**config.mk**
```make
export PLATFORM = sky130hd
export DESIGN_NAME = top
export DESIGN_NICKNAME = top
export VERILOG_FILES = /design/flow/design.v
export SDC_FILE = /design/flow/constraint.sdc
export NUM_CORES = 4
export LEC_CHECK = 0
export CAP_MARGIN = 20
export CORE_MARGIN = 2
export CORE_UTILIZATION = 65
export MAX_ROUTING_LAYER = met4
export SLEW_MARGIN = 20
```
**constraint.sdc**
```tcl
create_clock -name core_clock -period 10.2 [get_ports {clk}]
set_input_delay 2.0400 -clock core_clock [delete_from_list [all_inputs] [get_ports {clk}]]
set_output_delay 2.0400 -clock core_clock [all_outputs]
set_load 0.01 [all_outputs]
```
**design.v**
```verilog
module CLBP
#(
    parameter INT_WIDTH     = 9,
    parameter FRAC_WIDTH    = 16
)
(
    input                                       clk,
    input                                       rst,
    input                                       enable,
    output reg  [11:0]                          gray_addr,
    output reg                                  gray_OE,
    input       [7:0]                           gray_data,
    output reg  [11:0]                          lbp_addr,
    output reg                                  lbp_WEN,
    output reg  [7:0]                           lbp_data,
    output reg  [(INT_WIDTH+FRAC_WIDTH)-1:0]    theta,  
    output reg                                  theta_valid,
    input       [(INT_WIDTH+FRAC_WIDTH)-1:0]    cos_data,
    input                                       cos_valid,
    input       [(INT_WIDTH+FRAC_WIDTH)-1:0]    sin_data,
    input                                       sin_valid,
    output reg                                  finish
    );  
    parameter state_bit = 4;
    reg [state_bit-1:0] cur_state;
    reg [state_bit-1:0] next_state;
    localparam [state_bit-1:0] UNENABLE = 4'd0;
    localparam [state_bit-1:0] READY = 4'd1;
    localparam [state_bit-1:0] WAIT_AND_READ = 4'd2;
    localparam [state_bit-1:0] BILINEAR_INTERPOLATION = 4'd3;
    localparam [state_bit-1:0] WRITE = 4'd4;
    localparam [state_bit-1:0] FINISH = 4'd5;
    reg [11:0] addr;
    reg [7:0] center_value;
    reg [3:0] counter;
    reg [2:0] k;
    reg signed [(INT_WIDTH+FRAC_WIDTH)-1:0] rx;
    reg signed [(INT_WIDTH+FRAC_WIDTH)-1:0] ry;
    reg signed [(INT_WIDTH+FRAC_WIDTH)-1:0] x_1;
    reg signed [(INT_WIDTH+FRAC_WIDTH)-1:0] x_2;
    reg signed [(INT_WIDTH+FRAC_WIDTH)-1:0] y_1;
    reg signed [(INT_WIDTH+FRAC_WIDTH)-1:0] y_2;
    reg signed [(INT_WIDTH+FRAC_WIDTH)-1:0] tx;
    reg signed [(INT_WIDTH+FRAC_WIDTH)-1:0] ty;
    reg signed [((INT_WIDTH+FRAC_WIDTH)*2)-1:0] w;  
    reg signed [((INT_WIDTH+FRAC_WIDTH)*2+8)-1:0] neighbor;  
    parameter [(INT_WIDTH+FRAC_WIDTH)-1:0] PI = 25'd205887;
    parameter signed [(INT_WIDTH+FRAC_WIDTH)-1:0] ONE = 25'd65536;
    parameter signed [(INT_WIDTH+FRAC_WIDTH)-1:0] ZERO = 25'd0;
	always @(posedge clk or posedge rst) begin
        if (rst) begin
            cur_state <= UNENABLE;
            addr <= 12'd0;
            gray_addr <= 12'd0;
            gray_OE <= 1'd0;
            lbp_addr <= 12'd0;
            lbp_WEN <= 1'd0;
            lbp_data <= 8'd0;
			theta_valid<= 1'd0;
            finish <= 1'd0;
        end
        else begin
            cur_state <= next_state;
            case (cur_state)
                UNENABLE: begin
                    addr <= 12'd0;
                    gray_addr <= 12'd0;
                    gray_OE <= 1'd0;
                    lbp_addr <= 12'd0;
                    lbp_WEN <= 1'd0;
                    lbp_data <= 8'd0;
                    theta_valid<= 1'd0;
                    finish <= 1'd0;
                end
                READY: begin
                    center_value <= 8'd0;  
                    gray_addr <= addr;
                    gray_OE <= 1'd1;
                    theta <= 25'd0;
                    theta_valid <= 1'd0;
                    lbp_addr <= 12'd0;
                    lbp_WEN <= 1'd0;
                    lbp_data <= 8'd0;
                    counter <= 4'd0;
                    k <= 3'd0;
                end
                WAIT_AND_READ: begin
                    if (counter == 4'd1) begin 
                        counter <= 4'd0;  
						center_value <= gray_data;
                    end
                    else
                        counter <= 4'd1;  
                end
                BILINEAR_INTERPOLATION: begin
                    if (counter == 4'd11)
                        counter <= 4'd0;
                    else
                        counter <= counter + 4'd1;
                    case (counter)
                        4'd0: begin
                            theta_valid <= 1'd1;
                            theta <= ((PI << 1) * k) >>> 3;
                            neighbor <= 58'd0;
                        end
                        4'd2: begin
                            if (cos_data == 25'd65535) 
                                rx <= ONE;
                            else if (cos_data == -25'd65535) 
                                rx <= -ONE;
                            else 
                                rx <= cos_data;
                            if (sin_data == 25'd65535) 
                                ry <= ONE;
                            else if (sin_data == -25'd65535)
                                ry <= -ONE;
                            else 
                                ry <= sin_data;
                        end
                        4'd3: begin
                            rx <= rx * 3'd3;  
                            ry <= -(ry * 3'd3);  
                        end
                        4'd4: begin
                            x_1 <= {rx[24:16], 16'd0};
                            x_2 <= (rx[15:0]) ? {rx[24:16] + 9'd1, 16'd0} : rx;
                            y_1 <= {ry[24:16], 16'd0};
                            y_2 <= (ry[15:0]) ? {ry[24:16] + 9'd1, 16'd0} : ry;
                        end
                        4'd5: begin
                            if (x_1[24] == 1'd0 && y_1[24] == 1'd0) begin
                                gray_addr <= addr + {y_1[21:16], x_1[21:16]};
                            end
                            else if (x_1[24] == 1'd1 && y_1[24] == 1'd0) begin
                                gray_addr <= addr + {y_1[21:16], 6'd0} - {4'd0, (~x_1[23:16]+8'd1)};
                            end
                            else if (x_1[24] == 1'd0 && y_1[24] == 1'd1) begin
                                gray_addr <= addr - {(~y_1[23:16]+8'd1) << 6} + {6'd0, x_1[21:16]};
                            end
                            else begin
                                gray_addr <= addr - {(~y_1[23:16]+8'd1) << 6} - {4'd0, (~x_1[23:16]+8'd1)};
                            end
                            tx <= rx - x_1;
                            ty <= ry - y_1;
                        end
                        4'd6: begin
                            if (x_1[24] == 1'd0 && y_2[24] == 1'd0) begin
                                gray_addr <= addr + {y_2[21:16], x_1[21:16]};
                            end
                            else if (x_1[24] == 1'd1 && y_2[24] == 1'd0) begin
                                gray_addr <= addr + {y_2[21:16], 6'd0} - {4'd0, (~x_1[23:16]+8'd1)};
                            end
                            else if (x_1[24] == 1'd0 && y_2[24] == 1'd1) begin
                                gray_addr <= addr - {(~y_2[23:16]+8'd1) << 6} + {6'd0, x_1[21:16]};
                            end
                            else begin
                                gray_addr <= addr - {(~y_2[23:16]+8'd1) << 6} - {4'd0, (~x_1[23:16]+8'd1)};
                            end
                            w <= {25'd0, (ONE - tx)} * {25'd0, (ONE - ty)};
                        end
                        4'd7: begin
                            if (x_2[24] == 1'd0 && y_1[24] == 1'd0) begin
                                gray_addr <= addr + {y_1[21:16], x_2[21:16]};
                            end
                            else if (x_2[24] == 1'd1 && y_1[24] == 1'd0) begin
                                gray_addr <= addr + {y_1[21:16], 6'd0} - {4'd0, (~x_2[23:16]+8'd1)};
                            end
                            else if (x_2[24] == 1'd0 && y_1[24] == 1'd1) begin
                                gray_addr <= addr - {(~y_1[23:16]+8'd1) << 6} + {6'd0, x_2[21:16]};
                            end
                            else begin
                                gray_addr <= addr - {(~y_1[23:16]+8'd1) << 6} - {4'd0, (~x_2[23:16]+8'd1)};
                            end
                            neighbor <= neighbor + gray_data * w[40:16];
                            w <= {25'd0, tx} * {25'd0, (ONE - ty)};
                        end
                        4'd8: begin
                            if (x_2[24] == 1'd0 && y_2[24] == 1'd0) begin
                                gray_addr <= addr + {y_2[21:16], x_2[21:16]};
                            end
                            else if (x_2[24] == 1'd1 && y_2[24] == 1'd0) begin
                                gray_addr <= addr + {y_2[21:16], 6'd0} - {4'd0, (~x_2[23:16]+8'd1)};
                            end
                            else if (x_2[24] == 1'd0 && y_2[24] == 1'd1) begin
                                gray_addr <= addr - {(~y_2[23:16]+8'd1) << 6} + {6'd0, x_2[21:16]};
                            end
                            else begin
                                gray_addr <= addr - {(~y_2[23:16]+8'd1) << 6} - {4'd0, (~x_2[23:16]+8'd1)};
                            end
                            neighbor <= neighbor + gray_data * w[40:16];
                            w <= {25'd0, (ONE - tx)} * {25'd0, ty};
                        end
                        4'd9: begin
                            neighbor <= neighbor + gray_data * w[40:16];
                            w <= {25'd0, tx} * {25'd0, ty};
                        end
                        4'd10: begin
                            neighbor <= neighbor + gray_data * w[40:16]; 
                        end
                        4'd11: begin
                            if (neighbor[15]) begin
                                if ((neighbor[23:16]+8'd1) >= center_value)
                                    lbp_data[k] <= 1'd1;
                            end
                            else begin
                                if (neighbor[23:16] >= center_value)
                                    lbp_data[k] <= 1'd1;
                            end
                            if (k < 3'd7) begin
                                k <= k + 3'd1;
                            end
						end
						default: begin
						end
                    endcase
                end
                WRITE: begin
                    if (k == 3'd0) begin
                        lbp_WEN <= 1'd1;
                        lbp_data <= 8'd0;
                        lbp_addr <= addr;
                    end
                    else begin
                        lbp_WEN <= 1'd1;
                        lbp_addr <= addr;
                    end
                    addr <= addr + 12'd1;
                end
                FINISH: begin
                    finish <= 1'd1;
                end
            endcase
        end
    end
    always @(*) begin
        case (cur_state)
            UNENABLE: begin
                if (enable) 
                    next_state = READY;
                else
                    next_state = UNENABLE;
            end
            READY: begin
                if (addr[11:6] == 6'd0  || addr[11:6] == 6'd1  || addr[11:6] == 6'd2 ||
                        addr[5:0] == 6'd0   || addr[5:0] == 6'd1   || addr[5:0] == 6'd2  || 
                        addr[5:0] == 6'd61  || addr[5:0] == 6'd62  || addr[5:0] == 6'd63 || 
                        addr[11:6] == 6'd61 || addr[11:6] == 6'd62 || addr[11:6] == 6'd63) begin
                    next_state = WRITE;
                end
                else begin
                    next_state = WAIT_AND_READ;
                end
            end
            WAIT_AND_READ: begin
                if (counter == 4'd1)
                    next_state = BILINEAR_INTERPOLATION;
                else
                    next_state = WAIT_AND_READ;
            end
            BILINEAR_INTERPOLATION: begin
                if (k == 3'd7 && counter == 4'd11)
                    next_state = WRITE;
                else
                    next_state = BILINEAR_INTERPOLATION;
            end
            WRITE: begin
                if (addr == 12'd4095) begin
                    next_state = FINISH;
                end 
                else begin
                    next_state = READY;
                end
            end
            FINISH: begin
                next_state = UNENABLE;
            end
            default: begin
                next_state = UNENABLE;
            end
        endcase
    end
endmodule
module HCU(
    input               clk,
    input               rst,
    input               mode,
    input               enable,
    input   [3:0]       gridX,
    input   [3:0]       gridY,
    output  reg         lbp_ren,
    output  reg [11:0]  lbp_addr,
    input       [7:0]   lbp_rdata,
    output  reg         hist_wen_train,
    output  reg [7:0]   hist_wdata_train,
    output  reg [20:0]  hist_addr_train, 
    output  reg         hist_ren_train,
    input   [7:0]       hist_rdata_train,
    output  reg         hist_wen_predict,
    output  reg [7:0]   hist_wdata_predict,
    output  reg [13:0]  hist_addr_predict,
    output  reg         hist_ren_predict,
    input   [7:0]       hist_rdata_predict,
    output  reg         done
    );
	parameter state_bit = 4;
    reg [state_bit-1:0] cur_state;
    reg [state_bit-1:0] next_state;
    localparam [state_bit-1:0] UNENABLE = 4'd0;
    localparam [state_bit-1:0] INITIAL_HIST = 4'd1;
    localparam [state_bit-1:0] INITIAL_HIST_ADDR = 4'd2;
    localparam [state_bit-1:0] INITIAL_HIST_END = 4'd3;
    localparam [state_bit-1:0] SEND_LBP_ADDR = 4'd4;
    localparam [state_bit-1:0] WAIT_LBP_DATA = 4'd5;
    localparam [state_bit-1:0] SEND_HIST_ADDR = 4'd6;
    localparam [state_bit-1:0] WAIT_HIST_DATA = 4'd7;
    localparam [state_bit-1:0] WRITE_HIST_DATA = 4'd8;
    localparam [state_bit-1:0] NEXT_ADDR = 4'd9;
    reg [11:0] lbp_addr_counter; 
    reg [20:0] hist_addr_counter; 
    always @(posedge clk or posedge rst) begin
        if (rst) begin
            cur_state <= UNENABLE;
            lbp_ren <= 1'd0;
            lbp_addr <= 12'd0;
            hist_wen_train <= 1'd0;
            hist_wdata_train <= 8'd0;
            hist_addr_train <= 21'd0;
            hist_ren_train <= 1'd0;
            hist_wen_predict <= 1'd0;
            hist_wdata_predict <= 8'd0;
            hist_addr_predict <= 14'd0;
            hist_ren_predict <= 1'd0;
            lbp_addr_counter <= 12'd0;
            hist_addr_counter <= 21'd0;
			done <= 1'd0;
        end
        else begin
            cur_state <= next_state;
            case (cur_state)
                UNENABLE: begin
                    lbp_ren <= 1'd0;
                    lbp_addr <= 12'd0;
                    done <= 1'd0;
                    if (mode) begin
                        hist_addr_counter <= 21'd0;
                        hist_addr_predict <= hist_addr_counter;
                    end
                    else begin
                        hist_addr_train <= hist_addr_counter;
                    end
                end
                INITIAL_HIST: begin
                    if (mode) begin
                        hist_wen_predict <= 1'd1;
                        hist_wdata_predict <= 8'd0;
                    end
                    else begin
                        hist_wen_train <= 1'd1;
                        hist_wdata_train <= 8'd0;
                    end
                end
                INITIAL_HIST_ADDR: begin
                    if (mode) begin
                        hist_addr_predict <= hist_addr_predict + 14'd1;
                    end
                    else begin
                        hist_addr_train <= hist_addr_train + 21'd1;
                    end
                end
                INITIAL_HIST_END: begin
                    if (mode) begin
                        hist_wen_predict <= 1'd0;
                    end
                    else begin
                        hist_wen_train <= 1'd0;
                    end
                end
                SEND_LBP_ADDR: begin
                    lbp_ren <= 1'd1;
                end
                SEND_HIST_ADDR: begin
                    lbp_ren <= 1'd0;
                    if (mode) begin
                        hist_addr_predict <= hist_addr_counter[13:0] + {6'd0, lbp_rdata}; 
                    end
                    else begin
                        hist_addr_train <= hist_addr_counter + {13'd0, lbp_rdata}; 
                    end
                end
                WAIT_HIST_DATA: begin
                    if (mode) begin
                        hist_ren_predict <= 1'd1;
                    end
                    else begin
                        hist_ren_train <= 1'd1;
                    end
                end
                WRITE_HIST_DATA: begin
                    if (mode) begin
                        hist_ren_predict <= 1'd0;
                        hist_wen_predict <= 1'd1;
                        hist_wdata_predict <= hist_rdata_predict + 8'd1;
                    end
                    else begin
                        hist_ren_train <= 1'd0;
                        hist_wen_train <= 1'd1;
                        hist_wdata_train <= hist_rdata_train + 8'd1;
                    end
                end
                NEXT_ADDR: begin
                    if (mode) begin
                        hist_wen_predict <= 1'd0; 
                    end
                    else begin
                        hist_wen_train <= 1'd0; 
                    end
                    if (lbp_addr == 12'd4095) begin 
                        lbp_addr <= lbp_addr + 12'd1;
                        lbp_addr_counter <= lbp_addr + 12'd1;
                        hist_addr_counter <= hist_addr_counter + 21'd256; 
                        done <= 1'd1;
                    end
                    else if (lbp_addr[8:0] == 9'd511) begin 
                        lbp_addr <= lbp_addr + 12'd1;
                        lbp_addr_counter <= lbp_addr + 12'd1;
                        hist_addr_counter <= hist_addr_counter + 21'd256; 
                    end
                    else if (lbp_addr[8:0] == lbp_addr_counter[8:0] + 9'd455) begin 
                        lbp_addr <= lbp_addr_counter + 12'd8;
                        lbp_addr_counter <= lbp_addr_counter + 12'd8;
                        hist_addr_counter <= hist_addr_counter + 21'd256; 
                    end
                    else if (lbp_addr[2:0] == lbp_addr_counter[2:0] + 3'd7) begin 
                        lbp_addr <= lbp_addr + 12'd57;
                    end
                    else begin 
                        lbp_addr <= lbp_addr + 12'd1;
                    end
                end
                default: ;
            endcase
        end
    end
    always @(*) begin
        case (cur_state)
            UNENABLE: begin
                if (enable) 
                    next_state = INITIAL_HIST;
                else
                    next_state = UNENABLE;
            end
            INITIAL_HIST: begin
                if (mode) begin
                    if (hist_addr_predict == 14'd16383) begin
                        next_state = INITIAL_HIST_END;
                    end
                    else begin
                        next_state = INITIAL_HIST_ADDR;
                    end
                end
                else begin
                    if (hist_addr_train == hist_addr_counter + 21'd16383) begin
                        next_state = INITIAL_HIST_END;
                    end
                    else begin
                        next_state = INITIAL_HIST_ADDR;
                    end
                end
            end
            INITIAL_HIST_ADDR: begin
                next_state = INITIAL_HIST;
            end
            INITIAL_HIST_END: begin
                next_state = SEND_LBP_ADDR;
            end
            SEND_LBP_ADDR: begin
                next_state = SEND_HIST_ADDR;
            end
            SEND_HIST_ADDR: begin
                next_state = WAIT_HIST_DATA;
            end
            WAIT_HIST_DATA: begin
                next_state = WRITE_HIST_DATA;
            end
            WRITE_HIST_DATA: begin
                next_state = NEXT_ADDR;
            end
            NEXT_ADDR: begin
                if (lbp_addr == 12'd4095) begin 
                    next_state = UNENABLE;
                end
                else begin
                    next_state = SEND_LBP_ADDR;
                end
            end
            default: begin
                next_state = UNENABLE;
            end
        endcase
    end
endmodule
module DCU(
    input               clk,
    input               rst,
    input               enable,
    input   [20:0]      hist_addr_offset,
    output  reg [20:0]  hist_addr_train,
    output  reg         hist_ren_train,
    input   [7:0]       hist_rdata_train, 
    output  reg [13:0]  hist_addr_predict,
    output  reg         hist_ren_predict,
    input   [7:0]       hist_rdata_predict, 
    output  reg [17:0]  distance, 
    output  reg         valid
);
    parameter state_bit = 3;
    reg [state_bit-1:0] cur_state;
    reg [state_bit-1:0] next_state;
    localparam [state_bit-1:0] UNENABLE = 3'd0;
    localparam [state_bit-1:0] INITIAL_HIST_ADDR = 3'd1;
    localparam [state_bit-1:0] WAIT_HIST_DATA = 3'd2;
    localparam [state_bit-1:0] CAL_DISTANCE = 3'd3;
    localparam [state_bit-1:0] FINISH = 3'd4;
    always @(posedge clk or posedge rst) begin
        if (rst) begin
            cur_state <= UNENABLE;
            hist_addr_train <= 21'd0;
            hist_ren_train <= 1'd0;
            hist_addr_predict <= 14'd0;
            hist_ren_predict <= 1'd0;
            distance <= 18'd0;
            valid <= 1'd0;
        end
        else begin
            cur_state <= next_state;
            case (cur_state)
                UNENABLE: begin
                    hist_addr_train <= 21'd0; 
                    hist_ren_train <= 1'd0;
                    hist_addr_predict <= 14'd0;
                    hist_ren_predict <= 1'd0;
                    distance <= 18'd0;
                    valid <= 1'd0;
                end
                INITIAL_HIST_ADDR: begin 
                    hist_addr_train <= hist_addr_offset;
                end
                WAIT_HIST_DATA: begin
                    hist_ren_train <= 1'd1;
                    hist_ren_predict <= 1'd1;
                end
                CAL_DISTANCE: begin
                    hist_addr_train <= hist_addr_train + 21'd1;
                    hist_ren_train <= 1'd0;
                    hist_addr_predict <= hist_addr_predict + 14'd1;
                    hist_ren_predict <= 1'd0;
                    distance <= distance + ((hist_rdata_predict - hist_rdata_train) * (hist_rdata_predict - hist_rdata_train));
                end
                FINISH: begin
                    valid <= 1'd1;
                end
                default: ;
            endcase
        end
    end
    always @(*) begin
        case (cur_state)
            UNENABLE: begin
                if (enable) begin
                    next_state = INITIAL_HIST_ADDR;
                end
                else begin
                    next_state = UNENABLE;
                end
            end
            INITIAL_HIST_ADDR: begin
                next_state = WAIT_HIST_DATA;
            end
            WAIT_HIST_DATA: begin 
                next_state = CAL_DISTANCE;
            end
            CAL_DISTANCE: begin
                if (hist_addr_predict == 14'd16383) begin
                    next_state = FINISH;
                end
                else begin
                    next_state = WAIT_HIST_DATA;
                end
            end
            FINISH: begin
                next_state = UNENABLE;
            end
            default: begin
                next_state = UNENABLE;
            end
        endcase
    end
endmodule   
module Comparator(
    input                   clk,
    input                   rst,
    input                   enable,
    input   [7:0]           histcount,
    input                   dcu_valid,
    input   [17:0]          distance,
    input   [4:0]           id,
    output  reg             id_ren,
    output  reg [7:0]       id_counter, 
    output  reg             dcu_enable,
    output  reg [4:0]       label,
    output  reg [17:0]      minDistance,
    output  reg [20:0]      hist_addr_offset,
    output  reg             done
);
    parameter state_bit = 3;
    reg [state_bit-1:0] cur_state;
    reg [state_bit-1:0] next_state;
    localparam [state_bit-1:0] UNENABLE = 3'd0;
    localparam [state_bit-1:0] DCU_ENABLE = 3'd1;
    localparam [state_bit-1:0] DCU_PROC = 3'd2;
    always @(posedge clk or posedge rst) begin
        if (rst) begin
            cur_state <= UNENABLE;
            id_ren <= 1'd0;
            id_counter <= 8'd0;
            label <= 5'd0;
            minDistance <= 18'd0;
            hist_addr_offset <= 21'd0;
            done <= 1'd0;
        end
        else begin
            cur_state <= next_state;
            case (cur_state)
                UNENABLE: begin
                    id_ren <= 1'd0;
                    id_counter <= 8'd0;
                    minDistance <= 18'd262143; 
                    hist_addr_offset <= 21'd0;
                    done <= 1'd0;
                end
                DCU_ENABLE: begin
                    hist_addr_offset <= {id_counter[6:0], 14'd0}; 
                    id_ren <= 1'd1;
                end
                DCU_PROC: begin
                    if (dcu_valid) begin
                        if (distance < minDistance) begin
                            minDistance <= distance; 
                            label <= id;
                        end
                        if (id_counter + 8'd1 == histcount) begin
                            done <= 1'd1;
                        end
                        id_ren <= 1'd0;
                        id_counter <= id_counter + 8'd1;
                    end
                end
                default: ;
            endcase
        end
    end
    always @(*) begin
        case (cur_state)
            UNENABLE: begin
                if (enable) begin
                    next_state = DCU_ENABLE;
                end
                else begin
                    next_state = UNENABLE;
                end
            end
            DCU_ENABLE: begin
                next_state = DCU_PROC;
            end
            DCU_PROC: begin
                if (dcu_valid) begin
                    if (id_counter + 8'd1 == histcount) begin
                        next_state = UNENABLE;
                    end
                    else begin
                        next_state = DCU_ENABLE;
                    end
                end
                else begin
                    next_state = DCU_PROC;
                end
            end
            default: next_state = UNENABLE;
        endcase
    end
    always @(*) begin
        case (cur_state)
            DCU_ENABLE: dcu_enable = 1'd1;
            default: dcu_enable = 1'd0;
        endcase
    end
endmodule
module Controller(
    input               clk,
    input               rst,
    input               mode,
    input               enable,
    input               valid,
    input   [4:0]       id,
    output  reg [7:0]   id_addr,
    output  reg [4:0]   id_wdata,
    output  reg         id_wen,
	output	reg			lbp_enable,
	input   			lbp_finish,
	output  reg			ram_clbp,
    input   [3:0]       gridX_i,     
    input   [3:0]       gridY_i,        
    output  reg         hcu_enable,
    output  reg [3:0]   gridX_o,
    output  reg [3:0]   gridY_o,  
    input               hcu_finish,      
    input               comparator_finish,
    output  reg         comparator_enable,
    output  reg         ram_comp
);
    parameter state_bit = 3;
    reg [state_bit-1:0] cur_state;
    reg [state_bit-1:0] next_state;
    localparam [state_bit-1:0] UNENABLE = 3'd0;
    localparam [state_bit-1:0] CLBP_ENABLE = 3'd1;
    localparam [state_bit-1:0] CLBP_PROC = 3'd2;
    localparam [state_bit-1:0] HCU_TRAIN_ENABLE = 3'd3;
    localparam [state_bit-1:0] HCU_TRAIN_PROC = 3'd4;
    localparam [state_bit-1:0] WAIT_ID_VALID = 3'd5;
    localparam [state_bit-1:0] COMPARATOR_ENABLE = 3'd6;
    localparam [state_bit-1:0] COMPARATOR_PROC = 3'd7;
    always @(posedge clk or posedge rst) begin
        if (rst) begin
            cur_state <= UNENABLE;
            gridX_o <= 4'd0; 
            gridY_o <= 4'd0; 
            id_addr <= 8'd0;
            id_wdata <= 5'd0;
            id_wen <= 1'd0;
        end
        else begin
            cur_state <= next_state;
            case (cur_state)
                UNENABLE: begin
                    gridX_o <= 4'd8; 
                    gridY_o <= 4'd8; 
                    id_wdata <= id; 
                end
                CLBP_ENABLE: begin
                    if (mode == 1'd0) begin
                        id_wen <= 1'd1;
                    end
                end
                CLBP_PROC: begin
                    if (mode == 1'd0) begin
                        id_wen <= 1'd0;
                    end
                end
                HCU_TRAIN_ENABLE: begin
                    if (mode == 1'd0) begin
                        id_addr <= id_addr + 8'd1;
                    end
                end
                HCU_TRAIN_PROC: begin
                end
                WAIT_ID_VALID: begin
                    id_wdata <= id; 
                end
                COMPARATOR_ENABLE: begin
                end
                COMPARATOR_PROC: begin
                end
                default: ;
            endcase
        end
    end
    always @(*) begin
        case (cur_state)
            UNENABLE: begin
                if (enable) begin
                    next_state = CLBP_ENABLE;
                end
                else begin
                    next_state = UNENABLE;
                end
            end
            CLBP_ENABLE: begin
				next_state = CLBP_PROC;
            end
            CLBP_PROC: begin
                if (lbp_finish) begin
                    next_state = HCU_TRAIN_ENABLE;
                end
                else begin
                    next_state = CLBP_PROC;
                end
            end
            HCU_TRAIN_ENABLE: begin
                next_state = HCU_TRAIN_PROC;
            end
            HCU_TRAIN_PROC: begin
                if (hcu_finish) begin
                    next_state = WAIT_ID_VALID;
                end
                else begin
                    next_state = HCU_TRAIN_PROC;
                end
            end
            WAIT_ID_VALID: begin
                if (mode) begin
                    next_state = COMPARATOR_ENABLE;
                end
                else begin
                    next_state = CLBP_ENABLE;
                end
            end
            COMPARATOR_ENABLE: begin
                next_state = COMPARATOR_PROC;
            end
            COMPARATOR_PROC: begin
                if (comparator_finish) begin
                    next_state = CLBP_ENABLE;
                end
                else begin
                    next_state = COMPARATOR_PROC;
                end
            end
            default: next_state = UNENABLE;
        endcase
    end
    always @(*) begin
        case (cur_state)
            CLBP_ENABLE: begin
                lbp_enable = 1'd1;
            end
            default: begin
                lbp_enable = 1'd0;
            end
        endcase
    end
    always @(*) begin
        case (cur_state)
            HCU_TRAIN_ENABLE, HCU_TRAIN_PROC: ram_clbp = 1'd1;
            default: ram_clbp = 1'd0;
        endcase
    end
    always @(*) begin
        case (cur_state)
            HCU_TRAIN_ENABLE: hcu_enable = 1'd1;
            default: hcu_enable = 1'd0;
        endcase
    end
    always @(*) begin
        case (cur_state)
            COMPARATOR_ENABLE: comparator_enable = 1'd1;
            default: comparator_enable = 1'd0;
        endcase
    end
    always @(*) begin
        case (cur_state)
            COMPARATOR_ENABLE, COMPARATOR_PROC: ram_comp = 1'd1;
            default: ram_comp = 1'd0;
        endcase
    end
endmodule
module top(
    input           clk,
    input           rst,
    input           enable,
    input           mode,
    input           valid, 
    input   [4:0]   id,
    input   [3:0]   gridX,
    input   [3:0]   gridY,
	output 	[11:0]	gray_addr,
	output			gray_ren,
	input	[7:0]	gray_rdata,
    output  [11:0]  lbp_addr,
    output          lbp_wen,
	output			lbp_ren,
    input   [7:0]   lbp_rdata,
	output	[7:0] 	lbp_wdata,
	output	[24:0]	theta,
	output			theta_valid,
	input	[24:0]	cos_data,
	input			cos_valid,
	input	[24:0]	sin_data,
	input			sin_valid,
	output			lbp_finish,
    output  [7:0]   id_addr,
    output  [4:0]   id_wdata,
    output          id_wen,
    output          id_ren,
    input   [4:0]   id_rdata,
    output  [20:0]  hist_addr_train,
    output  [7:0]   hist_wdata_train,
    output          hist_wen_train,
    output          hist_ren_train,
    input   [7:0]   hist_rdata_train,
    output  [13:0]  hist_addr_predict,
    output  [7:0]   hist_wdata_predict,
    output          hist_wen_predict,
    output          hist_ren_predict,
    input   [7:0]   hist_rdata_predict,  
    output          hcu_finish,
    output          done,
    output  [4:0]   label,
    output  [17:0]  minDistance
);
    wire clbp_enable;
    wire [11:0] clbp_lbp_addr;
    wire clbp_lbp_wen;
    wire [7:0] clbp_lbp_wdata;
    wire hcu_enable;
    wire hcu_lbp_ren;
    wire [11:0] hcu_lbp_addr;
    wire [20:0] hcu_hist_addr_train;
    wire hcu_hist_ren_train;
    wire [13:0] hcu_hist_addr_predict;
    wire hcu_hist_ren_predict;
    wire [3:0] gridX_o;
    wire [3:0] gridY_o;
    wire dcu_enable;
    wire [20:0] dcu_hist_addr_train;
    wire dcu_hist_ren_train;
    wire [13:0] dcu_hist_addr_predict;
    wire dcu_hist_ren_predict;
    wire comparator_finish;
    wire comparator_enable;
    wire ram_comp;
    wire ram_clbp;
    wire [7:0] controller_id_addr;
    wire [7:0] comparator_id_addr;
    wire [20:0] hist_addr_offset;
    wire [17:0] distance;
    wire dcu_valid;
    CLBP M1(.clk(clk), .rst(rst), .enable(clbp_enable), 
            .gray_addr(gray_addr), .gray_OE(gray_ren), .gray_data(gray_rdata),
            .lbp_addr(clbp_lbp_addr), .lbp_WEN(clbp_lbp_wen), .lbp_data(clbp_lbp_wdata), 
            .theta(theta), .theta_valid(theta_valid),
            .cos_data(cos_data), .cos_valid(cos_valid), .sin_data(sin_data), .sin_valid(sin_valid),
            .finish(lbp_finish));
    HCU M2(.clk(clk), .rst(rst), .mode(mode), .enable(hcu_enable), .gridX(gridX_o), .gridY(gridY_o), 
           .lbp_ren(hcu_lbp_ren), .lbp_addr(hcu_lbp_addr), .lbp_rdata(lbp_rdata), 
           .hist_wen_train(hist_wen_train), .hist_wdata_train(hist_wdata_train), .hist_addr_train(hcu_hist_addr_train), .hist_ren_train(hcu_hist_ren_train), .hist_rdata_train(hist_rdata_train),
           .hist_wen_predict(hist_wen_predict), .hist_wdata_predict(hist_wdata_predict), .hist_addr_predict(hcu_hist_addr_predict), .hist_ren_predict(hcu_hist_ren_predict), .hist_rdata_predict(hist_rdata_predict),
           .done(hcu_finish));
    Controller M3(.clk(clk), .rst(rst), .mode(mode), .enable(enable), .valid(valid),
                  .id(id), .id_addr(controller_id_addr), .id_wdata(id_wdata), .id_wen(id_wen),
                  .lbp_enable(clbp_enable), .lbp_finish(lbp_finish), .ram_clbp(ram_clbp),
                  .gridX_i(gridX), .gridY_i(gridY), .hcu_enable(hcu_enable), .gridX_o(gridX_o), .gridY_o(gridY_o), .hcu_finish(hcu_finish),      
                  .comparator_finish(done), .comparator_enable(comparator_enable), .ram_comp(ram_comp));
    DCU M4(.clk(clk), .rst(rst), .enable(dcu_enable), .hist_addr_offset(hist_addr_offset),
           .hist_addr_train(dcu_hist_addr_train), .hist_ren_train(dcu_hist_ren_train), .hist_rdata_train(hist_rdata_train),
           .hist_addr_predict(dcu_hist_addr_predict), .hist_ren_predict(dcu_hist_ren_predict), .hist_rdata_predict(hist_rdata_predict), 
           .distance(distance), .valid(dcu_valid));
    Comparator M5(.clk(clk), .rst(rst), .enable(comparator_enable),
                  .histcount(controller_id_addr), .dcu_valid(dcu_valid), .distance(distance),
                  .id(id_rdata), .id_ren(id_ren), .id_counter(comparator_id_addr), 
                  .dcu_enable(dcu_enable), .label(label), .minDistance(minDistance), .hist_addr_offset(hist_addr_offset), .done(done));
    assign lbp_addr = (ram_clbp) ? hcu_lbp_addr : clbp_lbp_addr;
    assign lbp_wen = (ram_clbp) ? 1'd0 : clbp_lbp_wen;
    assign lbp_wdata = (ram_clbp) ? 8'd0 : clbp_lbp_wdata;
    assign lbp_ren = (ram_clbp) ? hcu_lbp_ren : 1'd0;
    assign hist_addr_train = (ram_comp) ? dcu_hist_addr_train : hcu_hist_addr_train;
    assign hist_ren_train = (ram_comp) ? dcu_hist_ren_train : hcu_hist_ren_train;
    assign hist_addr_predict = (ram_comp) ? dcu_hist_addr_predict : hcu_hist_addr_predict;
    assign hist_ren_predict = (ram_comp) ? dcu_hist_ren_predict : hcu_hist_ren_predict;
    assign id_addr = (ram_comp) ? comparator_id_addr : controller_id_addr;
endmodule
```
**run.sh**
```bash
#!/bin/bash
# the make line also repeats each setting of config.mk as NAME=value (left out here)
make -C /OpenROAD-flow-scripts/flow DESIGN_CONFIG=/design/flow/config.mk WORK_HOME=/design/flow/orfs CLKGATE_MAP_FILE= finish
```
==> qor.yml, run 1 <==
clockPowerShare: 0.180
ys.flops: 492
xor_area_frac: 0.0505
hold_viol: 0
startpoint_type: "flip-flop"
cp-endpoint: "M1.w[39]"
most_common_cell: "inv_1"
antenna_left: 0
p_seq_mw: 2.33
io_buffers: 245
min_period_over_period: 0.975
crit_required_ps: 10610
grt_start_max_net_pins: 160
p_int_mw: 6.91
tightest_slew_ps: 1110
ys_sh_mux: 0.00851
min_to: "M4.cur_state[4]"
ys_cells: 12700
seq_area_um2: 13400
reg2reg_depth: 28
pwr-share-seq: 0.190
period_needed_ps: 9940
io_pins: 264
endpoint_kind: "flip-flop"
die_x_um: 420
ys_top_logic_family: "adder cells"
globalRouteTotalUtil: 0.402
drt-vias-per-instance: 5.89
adder_share: 0.482
path_delay_family: "adder cells"
synthCells: 12700
fin_area_um2: 121000
p_leak_nw: 59.8
clkTransAtPathRegs_ps: 70
grt_pass1_vias: 93400
cp.arrival_ps: 10350
vias: 88600
pg_clk_mw: 2.21
ys_area_um2: 113000
ctsLongestPathBuffers: 3
postPlaceCellArea_um2: 119000
yosys-top-cells-count: "inv_1, fa_1, nand2_1, ha_1, and2_1"
remaining_drc_errors: 0
hold_start: "M4.cur_state[2]"
switching_share: 0.436
slowest_stage: "a21oi_1"
synth-edff-count: 210
ys.flop_type: "dfrtp_1"
wl_per_cell_um: 22.2
root_buffer: "clkbuf_16"
cp_max_fo: 11
min_path_cells: 0
r2r_end: "M1.w[39]"
final_util: 0.704
drt-total-wl_mm: 334
cts_buffers: 60
r2r_setup_slack_ps: 260
syn2layout_area_growth_pct: 7.42
comb-power_mw: 7.72
drt_iter0_markers: 7166
synthDistinctLibCells: 84
crit_buf_inv: 3
top_cell_area_share: 0.382
power_density_nw_per_um2: 101
startpoint: "M1.ty[2]"
cpPeakStageDelay_ps: 650
comb_area_um2: 87600
postSynth.asyncResetShare: 0.573
syn-cell-area_um2: 113000
drtPass1Iterations: 6
cts_htree_levels: 2
final_nets: 15800
pwr-share-comb: 0.629
clkLatencyLatePin_ps: 710
yosysSeqAreaShare: 0.119
slew_violations: 0
net-switching-power_mw: 5.35
power.group.top: "combinational logic"
fillers: 13700
finalClockSkew_ps: 33.5
netlist.top_cell.by_area: "fa_1"
clock_sinks: 492
die_height_um: 420
grt_pass1_wl_mm: 528
overflow: 0
core_area_um2: 172000
chip_area_um2: 176000
holdCritPathClass: "flip-flop to flip-flop"
cp.depth: 28
slew-limit-headroom: 0.252
status: "no timing/DRC/antenna violations"
timing.rr.start: "M1.ty[2]"
critical_path.most_common_cell: "fa_1"
path_class: "flip-flop to flip-flop"
setup_viol: 0
fp_util: 0.655
maxCapViolations: 0
fmax_ghz: 0.101
rows: 152
antenna_found_initial: 7
gp_congestion: 1.05
ys_sh_simple: 0.158
dpl.hpwl_mm: 264
cts_tree: "done"
syn_avg_cell_area_um2: 8.88
synthTopCellsByArea: "fa_1, ha_1, inv_1, nand2_1, dfrtp_1"
synth.cellmix.compoundShare: 0.0738
vdd_ir_drop_max_uv: 915
warning_count: 84
yosysWarnings: 5
## per-stage QoR
step                hold WS (ps)  power, mW  std cells  setup TNS, ps  setup slack [ps]
global route                 393       13.4      15000          -27.0             -27.0
floorplan                    352       8.27      12700              0              93.2
finish                       386       12.3      15000              0               258
CTS                          388       12.3      15000              0              74.3
global placement             364       9.69      14900              0               207
detailed placement           373       9.93      14900              0               108
## area by class of cell
class | count | area share
multi-input combinational | 8957 | 0.725
timing repair buffer | 598 | 0.0443
clock inverter | 35 | 0.00273
tap | 2310 | 0.0239
sequential | 492 | 0.111
antenna | 11 | 0.000228
inverter | 2554 | 0.0794
clock buffer | 78 | 0.0138
## repair_timing
action,4_1_cts,5_1_grt
buffers inserted,0,7
hold buffers,0,0
endpoints found under the setup margin,0,9
resized,0,10
## per-layer routing
metal	global-route usage	part of all wire
met3	0.0593	0.084
met2	0.626	0.47
met1	0.509	0.38
met5	-	0
met4	0.220	0.067
==> inputs of run 2 (changes only) <==
Settings changed: CAP_MARGIN 20 to 15, CELL_PAD_IN_SITES_DETAIL_PLACEMENT set to 0, CELL_PAD_IN_SITES_GLOBAL_PLACEMENT set to 0, CORE_UTILIZATION 65 to 72, CTS_CLUSTER_DIAMETER set to 106, CTS_CLUSTER_SIZE set to 17, HOLD_SLACK_MARGIN set to -0.08, MAX_ROUTING_LAYER met4 to met5, PLACE_DENSITY set to 0.63, SETUP_SLACK_MARGIN set to -0.41, SLEW_MARGIN 20 to 35, TNS_END_PERCENT set to 70.
Clock period 10.2 ns to 7.44 ns, I/O delays scaled along.
==> run 2 against run 1 <==
  * The layout now fails its checks (setup timing)
  * Critical path depth rose by 7
  * Largest cell class unchanged
  * Routed wire length rose by 14%
  * Sequential power rose by 38%
  * Power rose by 67%
  * Via count rose by 9.9%
  * Non-clock buffer count rose by 731
  * Synthesized area did not move
  * Global-route usage rose by 8.1 points
==> qor.yml, run 2 <==
cpPeakStageDelay_ps: 600
yosysWarnings: 5
grt_pass1_wl_mm: 582
antenna_found_initial: 21
cts_buffers: 38
maxCapViolations: 0
fmax_ghz: 0.109
so_faults: "setup timing"
warning_count: 88
p_seq_mw: 3.22
syn_avg_cell_area_um2: 8.88
startpoint_type: "flip-flop"
cp.depth: 35
pwr-share-seq: 0.157
finalClockSkew_ps: 39.5
globalRouteTotalUtil: 0.483
synthTopCellsByArea: "fa_1, ha_1, inv_1, nand2_1, dfrtp_1"
ys.flop_type: "dfrtp_1"
slowest_stage: "or4b_4"
overflow: 0
yosysSeqAreaShare: 0.119
power.group.top: "combinational logic"
path_class: "flip-flop to flip-flop"
r2r_end: "M1.w[39]"
core_area_um2: 156000
die_x_um: 399
ys.flops: 492
xor_area_frac: 0.0505
postSynth.asyncResetShare: 0.573
timing.rr.start: "M1.ty[9]"
cp-endpoint: "M1.w[39]"
dp.cells: 15300
ys_top_logic_family: "adder cells"
io_pins: 264
net-switching-power_mw: 9.26
setup_viol: 34
hold_viol: 0
rows: 145
grt_pass1_vias: 104000
root_buffer: "clkbuf_16"
cts_tree: "done"
period_needed_ps: 9140
comb-power_mw: 15.1
clockPowerShare: 0.107
chip_area_um2: 159000
drt-vias-per-instance: 6.29
critical_path.most_common_cell: "fa_1"
r2r_setup_slack_ps: -1700
switching_share: 0.452
min_path_cells: 0
synth-edff-count: 210
synth.cellmix.compoundShare: 0.0738
antenna_left: 0
endpoint_kind: "flip-flop"
drtPass1Iterations: 9
ctsLongestPathBuffers: 3
wl_per_cell_um: 24.7
dpl.hpwl_mm: 294
gp_congestion: 1.10
grt_start_max_net_pins: 130
drt-total-wl_mm: 382
clock_sinks: 492
crit_required_ps: 7820
rsz0062_at_grt: "true"
min_period_over_period: 1.23
yosys-top-cells-count: "inv_1, fa_1, nand2_1, ha_1, and2_1"
cts_htree_levels: 2
drt_iter0_markers: 10900
min_to: "M2.cur_state[4]"
power_density_nw_per_um2: 161
ys_area_um2: 113000
pg_clk_mw: 2.19
netlist.top_cell.by_area: "fa_1"
remaining_drc_errors: 0
slew-limit-headroom: 0.225
path_delay_family: "adder cells"
status: "failed layout checks"
clkTransAtPathRegs_ps: 90
io_buffers: 245
adder_share: 0.482
synthDistinctLibCells: 84
startpoint: "M1.ty[9]"
p_int_mw: 11.2
vdd_ir_drop_max_uv: 1750
die_height_um: 399
vias: 97400
hold_start: "M2.cur_state[2]"
cp.arrival_ps: 9520
clkLatencyLatePin_ps: 680
ys_sh_simple: 0.158
ys_cells: 12700
crit_buf_inv: 10
most_common_cell: "inv_1"
syn2layout_area_growth_pct: 13.4
tightest_slew_ps: 1160
top_cell_area_share: 0.382
final-instance-count-excl-fill: 15500
hold-worst-slack_ps: 383
worst_slack_ps: -1700
syn-cell-area_um2: 113000
final_nets: 16500
slew_violations: 0
ys_sh_mux: 0.00851
reg2reg_depth: 35
fp_util: 0.723
pwr-share-comb: 0.736
synthCells: 12700
cp_max_fo: 3
p_leak_nw: 63.5
holdCritPathClass: "flip-flop to flip-flop"
==> run 2: cell type report <==
type                            instances  area (µm²)
Fill cell                            9138       28100
Clock inverter                         12         139
Antenna cell                           15        37.5
Multi-Input combinational cell       8957       89200
Tap cell                             2058        2570
Sequential cell                       492       13400
Timing Repair Buffer                 1329       11600
Clock buffer                           55        1040
Inverter                             2554        9600
==> run 2: stage by stage <==
stage                     TNS [ps]  utilization  area (µm²)  setup WS [ps]  total power, mW
after floorplan             -22300            -      113000          -1330             11.3
after global placement      -48010        0.794      124000          -1930             15.2
after detailed placement    -55700        0.794      124000          -2150             16.0
after CTS                   -35860        0.813      127000          -1570             18.5
after global routing        -42210        0.819      128000          -1940             21.6
final                       -35950        0.820      128000          -1700             20.5
==> run 2: metal layers <==
metal / routed length (µm) / GRT usage
met1: 124000 / 0.572
met2: 169000 / 0.741
met3: 49100 / 0.140
met4: 39600 / 0.379
met5: 188 / 0.00545
==> run 2: what timing repair did <==
action | 4_1_cts | 5_1_grt
pin swaps | 85 | 135
resized | 220 | 191
endpoints found under the hold margin | 0 | 0
endpoints found under the setup margin | 30 | 35
setup buffers | 69 | 34
gates cloned | 2 | 0
hold buffers | 0 | 0
==> inputs of run 3 (changes only) <==
Settings changed: ABC_AREA set to 1, CAP_MARGIN 15 to 20, CELL_PAD_IN_SITES_DETAIL_PLACEMENT 0 to not set, CELL_PAD_IN_SITES_GLOBAL_PLACEMENT 0 to not set, CTS_CLUSTER_DIAMETER 106 to 375, CTS_CLUSTER_SIZE 17 to 98, HOLD_SLACK_MARGIN -0.08 to not set, MAX_ROUTING_LAYER met5 to not set, PLACE_DENSITY 0.63 to not set, SETUP_SLACK_MARGIN -0.41 to 0.78, SLEW_MARGIN 35 to 20, TNS_END_PERCENT 70 to not set.
Clock period 7.44 ns to 5.92 ns, I/O delays scaled along.
==> run 3 against run 2 <==
  * Die area increased by 3.9%
  * Synthesized cell count increased by 18%
  * Synthesized area increased by 3.9%
  * The flow now stops in global routing
==> qor.yml, run 3 <==
yosys-top-cells-count: "inv_1, nand2_1, fa_1, nor2_1, ha_1"
synthDistinctLibCells: 83
gp_congestion: 1.13
synth.cellmix.compoundShare: 0.0758
cts_htree_levels: 1
globalRouteTotalUtil: 0.817
clock_sinks: 492
synth-edff-count: 210
dpl.hpwl_mm: 348
status: "aborted with a tool error"
ctsLongestPathBuffers: 3
root_buffer: "clkbuf_16"
ys_top_logic_family: "adder cells"
yosysWarnings: 5
postSynth.asyncResetShare: 0.573
ys_cells: 14900
most_common_cell: "inv_1"
ys_area_um2: 117000
io_pins: 264
ys_sh_mux: 0.000802
die_height_um: 407
fp_util: 0.727
syn-cell-area_um2: 117000
synthTopCellsByArea: "fa_1, inv_1, nand2_1, ha_1, dfrtp_1"
chip_area_um2: 166000
adder_share: 0.464
netlist.top_cell.by_area: "fa_1"
yosysSeqAreaShare: 0.114
core_area_um2: 161000
top_cell_area_share: 0.367
dp.cells: 18200
syn_avg_cell_area_um2: 7.83
haltStage: "global routing"
ys.flop_type: "dfrtp_1"
ys_sh_simple: 0.181
cts_buffers: 9
io_buffers: 245
postPlaceCellArea_um2: 133000
hold_buffers: 0
overflow: 2402
die_x_um: 407
ys.flops: 492
error: "[ERROR GRT-0232] Routing congestion too high. Check the congestion heatmap in the GUI."
xor_area_frac: 0.0256
synthCells: 14900
rows: 147
[run 3: layer usage]
metal | GRT overflow | GRT usage
met5 | 14 | 0.489
met1 | 230 | 0.824
met3 | 195 | 0.683
met4 | 627 | 0.763
met2 | 1336 | 0.967
[run 3: per-stage QoR]
stage                     setup slack [ps]  utilization
after floorplan                      -1260            -
after global placement               -2200        0.827
after detailed placement             -2290        0.827
after CTS                            -1860        0.865
[run 3: what timing repair did]
item	in CTS
cloned	11
pin swaps	464
resized	960
endpoints found under the setup margin	55
buffers inserted	278
hold endpoints to repair	0
==> inputs of run 4 (changes only) <==
Settings changed: CAP_MARGIN 20 to 10, CTS_CLUSTER_DIAMETER 375 to 225, CTS_CLUSTER_SIZE 98 to 50, SETUP_SLACK_MARGIN 0.78 to not set.
Clock period 5.92 ns to 6.36 ns, I/O delays scaled along.
==> run 4 against run 3 <==
  * The run again fails in global routing
  * Synthesized cell count unchanged
  * Synthesized area stayed put
  * Die area is the same
==> qor.yml, run 4 <==
status: "aborted with a tool error"
haltStage: "global routing"
error: "[ERROR GRT-0232] Routing congestion too high. Check the congestion heatmap in the GUI."
io_buffers: 245
chip_area_um2: 166000
globalRouteTotalUtil: 0.711
ctsLongestPathBuffers: 3
syn-cell-area_um2: 117000
yosys-top-cells-count: "inv_1, nand2_1, fa_1, nor2_1, ha_1"
root_buffer: "clkbuf_16"
dpl.hpwl_mm: 346
fp_util: 0.727
xor_area_frac: 0.0256
core_area_um2: 161000
synth.cellmix.compoundShare: 0.0758
yosysSeqAreaShare: 0.114
ys_top_logic_family: "adder cells"
ys_cells: 14900
top_cell_area_share: 0.367
ys_area_um2: 117000
yosysWarnings: 5
rows: 147
syn_avg_cell_area_um2: 7.83
synthTopCellsByArea: "fa_1, inv_1, nand2_1, ha_1, dfrtp_1"
cts_htree_levels: 1
ys.flop_type: "dfrtp_1"
adder_share: 0.464
die_height_um: 407
ys.flops: 492
cts_buffers: 15
ys_sh_mux: 0.000802
gp_congestion: 1.12
postPlaceCellArea_um2: 133000
postSynth.asyncResetShare: 0.573
synth-edff-count: 210
most_common_cell: "inv_1"
synthDistinctLibCells: 83
io_pins: 264
ys_sh_simple: 0.181
overflow: 8
clock_sinks: 492
die_x_um: 407
synthCells: 14900
hold_buffers: 0
netlist.top_cell.by_area: "fa_1"
==> run 4: stage by stage <==
stage               total power [mW]  cells  setup TNS (ps)  setup slack (ps)
floorplan                       14.9  14900          -21860              -822
global placement                19.9  18200          -54060             -1730
detailed placement              21.3  18200          -62110             -1900
CTS                             25.6  18400          -28470             -1200
==> run 4: per-layer routing <==
layer,track usage,overflow
met3,0.560,5
met2,0.874,0
met5,0.325,1
met1,0.735,0
met4,0.635,2
==> run 4: timing repair <==
action | in CTS
hold endpoints to repair | 0
pin swaps | 293
setup buffers | 173
gates cloned | 12
gates resized | 625
endpoints found under the setup margin | 42
==> inputs of run 5 (changes only) <==
Settings changed: ABC_AREA 1 to not set, CAP_MARGIN 10 to 20, CELL_PAD_IN_SITES_DETAIL_PLACEMENT set to 2, CELL_PAD_IN_SITES_GLOBAL_PLACEMENT set to 3, CORE_UTILIZATION 72 to 40, CTS_CLUSTER_DIAMETER 225 to not set, CTS_CLUSTER_SIZE 50 to not set, MAX_ROUTING_LAYER set to met5, SETUP_SLACK_MARGIN set to 2.23.
Clock period 6.36 ns to 10.0 ns, I/O delays scaled along.
==> run 5 against run 4 <==
  * Now clean on timing, DRC and antenna
  * Die area increased by 72%
  * Synthesized area decreased by 3.8%
  * Synthesized cell count is 15% lower
==> qor.yml, run 5 <==
ys.flops: 492
min_period_over_period: 0.966
tightest_slew_ps: 1190
io_pins: 264
comb-power_mw: 12.3
timing.rr.start: "M1.tx[7]"
antenna_found_initial: 17
comb_area_um2: 90200
synthTopCellsByArea: "fa_1, ha_1, inv_1, nand2_1, dfrtp_1"
grt_pass1_vias: 107000
crit_required_ps: 10500
hold_start: "M2.cur_state[2]"
net-switching-power_mw: 7.59
ys_top_logic_family: "adder cells"
netlist.top_cell.by_area: "fa_1"
setup_viol: 0
p_int_mw: 9.82
yosysWarnings: 5
slowest_stage: "or4_4"
switching_share: 0.436
pwr-share-seq: 0.137
critical_path.most_common_cell: "fa_1"
clkLatencyLatePin_ps: 790
cp-endpoint: "M1.w[39]"
p_seq_mw: 2.38
synthDistinctLibCells: 84
hold_buffers: 0
path_class: "flip-flop to flip-flop"
remaining_drc_errors: 0
slew_violations: 0
most_common_cell: "inv_1"
p_leak_nw: 62.2
final_nets: 16100
rsz0062_at_grt: "true"
r2r_setup_slack_ps: 340
crit_buf_inv: 10
core_area_um2: 280000
syn_avg_cell_area_um2: 8.88
reg2reg_depth: 35
ys_sh_simple: 0.158
grt_pass1_wl_mm: 671
syn-cell-area_um2: 113000
cts_buffers: 74
cp_max_fo: 16
clockPowerShare: 0.157
period_needed_ps: 9660
drt-vias-per-instance: 5.37
die_height_um: 534
status: "no timing/DRC/antenna violations"
drt_iter0_markers: 4199
xor_area_frac: 0.0505
finalPower_mw: 17.4
cp.depth: 35
ys_sh_mux: 0.00851
cts_tree: "done"
holdCritPathClass: "flip-flop to flip-flop"
dp_slack_ps: -145
drt-total-wl_mm: 441
root_buffer: "clkbuf_16"
fp_util: 0.402
antenna_left: 0
worst_slack_ps: 340
clkTransAtPathRegs_ps: 50
finalClockSkew_ps: 84.5
yosys-top-cells-count: "inv_1, fa_1, nand2_1, ha_1, and2_1"
maxCapViolations: 0
adder_share: 0.482
synthCells: 12700
ys_cells: 12700
pwr-share-comb: 0.706
final-instance-count-excl-fill: 16800
grt_start_max_net_pins: 117
overflow: 0
fmax_ghz: 0.104
endpoint_kind: "flip-flop"
rows: 194
ctsLongestPathBuffers: 4
yosysSeqAreaShare: 0.119
min_path_cells: 0
pg_clk_mw: 2.73
die_x_um: 534
cp.arrival_ps: 10160
warning_count: 88
syn2layout_area_growth_pct: 14.4
cpPeakStageDelay_ps: 650
synth-edff-count: 210
r2r_end: "M1.w[39]"
hold_viol: 0
synth.cellmix.compoundShare: 0.0738
path_delay_family: "adder cells"
postSynth.asyncResetShare: 0.573
startpoint: "M1.tx[7]"
fillers: 30000
slew-limit-headroom: 0.189
startpoint_type: "flip-flop"
min_to: "M2.cur_state[4]"
power_density_nw_per_um2: 135
clock_sinks: 492
globalRouteTotalUtil: 0.309
io_buffers: 245
top_cell_area_share: 0.382
vias: 90000
vdd_ir_drop_max_uv: 847
drtPass1Iterations: 7
cts_htree_levels: 3
power.group.top: "combinational logic"
ys.flop_type: "dfrtp_1"
dpl.hpwl_mm: 346
ys_area_um2: 113000
gp_congestion: 0.878
chip_area_um2: 286000
final_util: 0.460
wl_per_cell_um: 26.3
seq_area_um2: 13400
dp.cells: 16400
==> run 5: repair_timing <==
action                     in CTS  in global routing
gates resized                 403                201
setup endpoints to repair      44                 35
setup buffers                 147                 58
cloned                          3                  0
pin swaps                     183                154
==> run 5: area by class of cell <==
class,count,area share
Multi-Input combinational cell,8957,0.700
Sequential cell,492,0.104
Inverter,2554,0.0747
Timing Repair Buffer,892,0.0660
Tap cell,3724,0.0362
Clock buffer,104,0.0164
Clock inverter,23,0.00234
Antenna cell,8,0.000155
==> run 5: per-layer routing <==
layer	vias up	GRT usage	routed length, µm
li1	39200	-	-
met1	48600	0.387	183000
met2	1609	0.543	222000
met3	584	0.0360	16800
met4	4	0.121	19100
met5	-	0	26
==> run 5: through the flow <==
stage	hold slack, ps	TNS [ps]	instance area (µm²)
detailed placement	367	-376	122000
global placement	366	0	122000
CTS	389	0	127000
finish	389	0	129000
floorplan	352	0	113000
global route	398	0	129000
==> inputs of run 6 (changes only) <==
Settings changed: ABC_AREA set to 1, CAP_MARGIN 20 to 10, CELL_PAD_IN_SITES_DETAIL_PLACEMENT 2 to not set, CELL_PAD_IN_SITES_GLOBAL_PLACEMENT 3 to not set, CORE_UTILIZATION 40 to 72, CTS_CLUSTER_DIAMETER set to 59, CTS_CLUSTER_SIZE set to 50, MAX_ROUTING_LAYER met5 to not set, SETUP_SLACK_MARGIN 2.23 to not set.
Clock period 10.0 ns to 6.93 ns, I/O delays scaled along.
==> run 6 against run 5 <==
  * The run now fails in global routing
  * Die area down 42%
  * Synthesized area up 3.9%
  * Synthesized cell count up 18%
==> qor.yml, run 6 <==
status: "aborted with a tool error"
haltStage: "global routing"
error: "[ERROR GRT-0232] Routing congestion too high. Check the congestion heatmap in the GUI."
syn_avg_cell_area_um2: 7.83
yosys-top-cells-count: "inv_1, nand2_1, fa_1, nor2_1, ha_1"
cts_htree_levels: 2
syn-cell-area_um2: 117000
ctsLongestPathBuffers: 3
ys_sh_simple: 0.181
ys_area_um2: 117000
ys.flop_type: "dfrtp_1"
ys_cells: 14900
fp_util: 0.727
ys_top_logic_family: "adder cells"
die_height_um: 407
synthDistinctLibCells: 83
dpl.hpwl_mm: 344
die_x_um: 407
hold_buffers: 0
top_cell_area_share: 0.367
io_pins: 264
postPlaceCellArea_um2: 132000
root_buffer: "clkbuf_16"
clock_sinks: 492
ys.flops: 492
postSynth.asyncResetShare: 0.573
synthTopCellsByArea: "fa_1, inv_1, nand2_1, ha_1, dfrtp_1"
synthCells: 14900
dp_slack_ps: -1510
netlist.top_cell.by_area: "fa_1"
synth-edff-count: 210
yosysWarnings: 5
cts_buffers: 48
chip_area_um2: 166000
gp_congestion: 1.11
ys_sh_mux: 0.000802
io_buffers: 245
globalRouteTotalUtil: 0.695
synth.cellmix.compoundShare: 0.0758
core_area_um2: 161000
overflow: 24
yosysSeqAreaShare: 0.114
rows: 147
xor_area_frac: 0.0256
most_common_cell: "inv_1"
adder_share: 0.464
run 6: what timing repair did:
| action | 4_1_cts |
|---|---|
| pin swaps | 184 |
| setup buffers | 109 |
| cloned | 4 |
| resized | 465 |
| endpoints found under the setup margin | 41 |
run 6: metrics by stage:
| step | std cells | util |
|---|---|---|
| after detailed placement | 18100 | 0.822 |
| after CTS | 18300 | 0.849 |
| after floorplan | 14900 | - |
| after global placement | 18100 | 0.822 |
run 6: routing by layer:
metal	track usage	overflow
met1	0.723	2
met3	0.534	14
met4	0.615	5
met5	0.261	1
met2	0.868	2
==> inputs of run 7 (changes only) <==
Settings changed: ABC_AREA 1 to not set, CAP_MARGIN 10 to 0, CELL_PAD_IN_SITES_DETAIL_PLACEMENT set to 2, CELL_PAD_IN_SITES_GLOBAL_PLACEMENT set to 3, CORE_ASPECT_RATIO set to 1.74, CORE_UTILIZATION 72 to 51, CTS_CLUSTER_DIAMETER 59 to not set, CTS_CLUSTER_SIZE 50 to not set, HOLD_SLACK_MARGIN set to 0.19, MAX_ROUTING_LAYER set to met5, MIN_ROUTING_LAYER set to met2, SETUP_SLACK_MARGIN set to 1.32, TNS_END_PERCENT set to 70.
Clock period 6.93 ns to 11.1 ns, I/O delays scaled along.
==> run 7 against run 6 <==
  * The flow stops in global placement without I/O
  * Die area is 36% higher
  * Synthesized area is 3.8% lower
  * Synthesized cell count shrank 15%
==> qor.yml, run 7 <==
top_cell_area_share: 0.382
die_x_um: 360
postSynth.asyncResetShare: 0.573
ys_top_logic_family: "adder cells"
haltStage: "global placement without I/O"
ys_sh_mux: 0.00851
chip_area_um2: 225000
synthDistinctLibCells: 84
fp_util: 0.513
yosysWarnings: 5
rows: 227
ys_cells: 12700
most_common_cell: "inv_1"
die_height_um: 624
synth.cellmix.compoundShare: 0.0738
yosys-top-cells-count: "inv_1, fa_1, nand2_1, ha_1, and2_1"
ys.flop_type: "dfrtp_1"
syn_avg_cell_area_um2: 8.88
status: "aborted with a tool error"
synthTopCellsByArea: "fa_1, ha_1, inv_1, nand2_1, dfrtp_1"
ys.flops: 492
ys_sh_simple: 0.158
netlist.top_cell.by_area: "fa_1"
adder_share: 0.482
synthCells: 12700
yosysSeqAreaShare: 0.119
xor_area_frac: 0.0505
core_area_um2: 220000
ys_area_um2: 113000
synth-edff-count: 210
syn-cell-area_um2: 113000
error: "[ERROR GPL-0301] Utilization 100.697 % exceeds 100%."
==> inputs of run 8 (changes only) <==
Settings changed: CAP_MARGIN 0 to 20, CELL_PAD_IN_SITES_DETAIL_PLACEMENT 2 to not set, CELL_PAD_IN_SITES_GLOBAL_PLACEMENT 3 to not set, CORE_ASPECT_RATIO 1.74 to not set, CORE_UTILIZATION 51 to 66, HOLD_SLACK_MARGIN 0.19 to not set, MAX_ROUTING_LAYER met5 to not set, MIN_ROUTING_LAYER met2 to not set, SETUP_SLACK_MARGIN 1.32 to not set, TNS_END_PERCENT 70 to not set.
Clock period 11.1 ns to 12.4 ns, I/O delays scaled along.
==> run 8 against run 7 <==
  * Now clean on timing, DRC and antenna
  * Synthesized area did not move
  * Synthesized cell count unchanged
  * Die area decreased by 23%
==> qor.yml, run 8 <==
dp.cells: 14700
cts_resized: 0
net-switching-power_mw: 4.37
yosysSeqAreaShare: 0.119
yosysWarnings: 5
cp-endpoint: "M1.w[25]"
grt_start_max_net_pins: 132
ctsLongestPathBuffers: 3
rsz0062_at_grt: "false"
rows: 151
overflow: 0
fp_util: 0.665
cts_buffers: 59
slew_violations: 0
vdd_ir_drop_max_uv: 759
pwr-share-comb: 0.620
cts_tree: "done"
r2r_setup_slack_ps: 1110
finalClockSkew_ps: 28.9
vias: 88300
ys.flop_type: "dfrtp_1"
ys_area_um2: 113000
antenna_left: 0
die_x_um: 417
syn_avg_cell_area_um2: 8.88
top_cell_area_share: 0.382
ys.flops: 492
warning_count: 84
endpoint_kind: "flip-flop"
final-instance-count-excl-fill: 14800
crit_buf_inv: 4
clkTransAtPathRegs_ps: 80
tightest_slew_ps: 1260
setup_viol: 0
path_delay_family: "adder cells"
min_period_over_period: 0.910
die_height_um: 417
clockPowerShare: 0.190
postPlaceCellArea_um2: 117000
maxCapViolations: 0
gp_congestion: 1.04
clkLatencyLatePin_ps: 700
syn-cell-area_um2: 113000
cp_max_fo: 21
synthCells: 12700
postSynth.asyncResetShare: 0.573
antenna_found_initial: 7
finalSetupTns_ps: 0
fmax_ghz: 0.0886
startpoint: "M1.ty[1]"
synth-edff-count: 210
globalRouteTotalUtil: 0.393
switching_share: 0.431
hold_viol: 0
startpoint_type: "flip-flop"
r2r_end: "M1.w[25]"
ys_sh_simple: 0.158
wl_per_cell_um: 22.4
cp.arrival_ps: 11600
slowest_stage: "a21oi_1"
grt_pass1_wl_mm: 526
crit_required_ps: 12710
io_buffers: 245
synthTopCellsByArea: "fa_1, ha_1, inv_1, nand2_1, dfrtp_1"
netlist.top_cell.by_area: "fa_1"
comb-power_mw: 6.29
drt-vias-per-instance: 5.97
syn2layout_area_growth_pct: 6.33
p_seq_mw: 1.92
hold_buffers: 0
synthDistinctLibCells: 84
holdCritPathClass: "flip-flop to flip-flop"
root_buffer: "clkbuf_16"
status: "no timing/DRC/antenna violations"
clock_sinks: 492
cts_htree_levels: 2
fin_area_um2: 120000
cp.depth: 28
ys_top_logic_family: "adder cells"
ys_sh_mux: 0.00851
xor_area_frac: 0.0505
slew-limit-headroom: 0.159
yosys-top-cells-count: "inv_1, fa_1, nand2_1, ha_1, and2_1"
min_to: "M4.cur_state[4]"
grt_pass1_vias: 93200
io_pins: 264
ys_cells: 12700
most_common_cell: "inv_1"
pg_clk_mw: 1.93
path_class: "flip-flop to flip-flop"
pwr-share-seq: 0.189
core_area_um2: 169000
synth.cellmix.compoundShare: 0.0738
power_density_nw_per_um2: 84.8
p_int_mw: 5.78
critical_path.most_common_cell: "fa_1"
cpPeakStageDelay_ps: 840
power.group.top: "combinational logic"
drt-total-wl_mm: 332
drt_iter0_markers: 7637
timing.rr.start: "M1.ty[1]"
post_cts.repair.setup_buffers: 0
period_needed_ps: 11290
final_nets: 15700
dpl.hpwl_mm: 259
finalPower_mw: 10.1
remaining_drc_errors: 0
chip_area_um2: 174000
hold_start: "M4.cur_state[2]"
min_path_cells: 0
drtPass1Iterations: 8
reg2reg_depth: 28
adder_share: 0.482
p_leak_nw: 59.1
run 8: stage by stage:
step	worst slack [ps]	hold WS, ps	utilization
final	1110	378	0.707
after global routing	1010	384	0.707
after CTS	1570	378	0.707
after detailed placement	1580	365	0.694
after global placement	1660	363	0.694
after floorplan	1850	352	-
run 8: final cells by class:
cell class              instances  area (µm²)
clock buffers                  83        1750
flip-flops and latches        492       13400
multi-input cells            8957       87700
clock inverters                29         390
well taps                    2218        2780
inverters                    2554        9590
fillers                     13100       49600
repair buffers                458        4080
diodes                          5        12.5
run 8: per-layer routing:
layer  GRT usage  part of all wire  vias to the layer above
li1            -                 -                    38400
met1       0.509              0.38                    44500
met2       0.622              0.46                     4393
met3      0.0787             0.095                     1054
met4       0.219             0.070                        6
met5     0.00389           0.00037                        -
Power figures rest on the tool's default switching activity, not on a simulated workload.
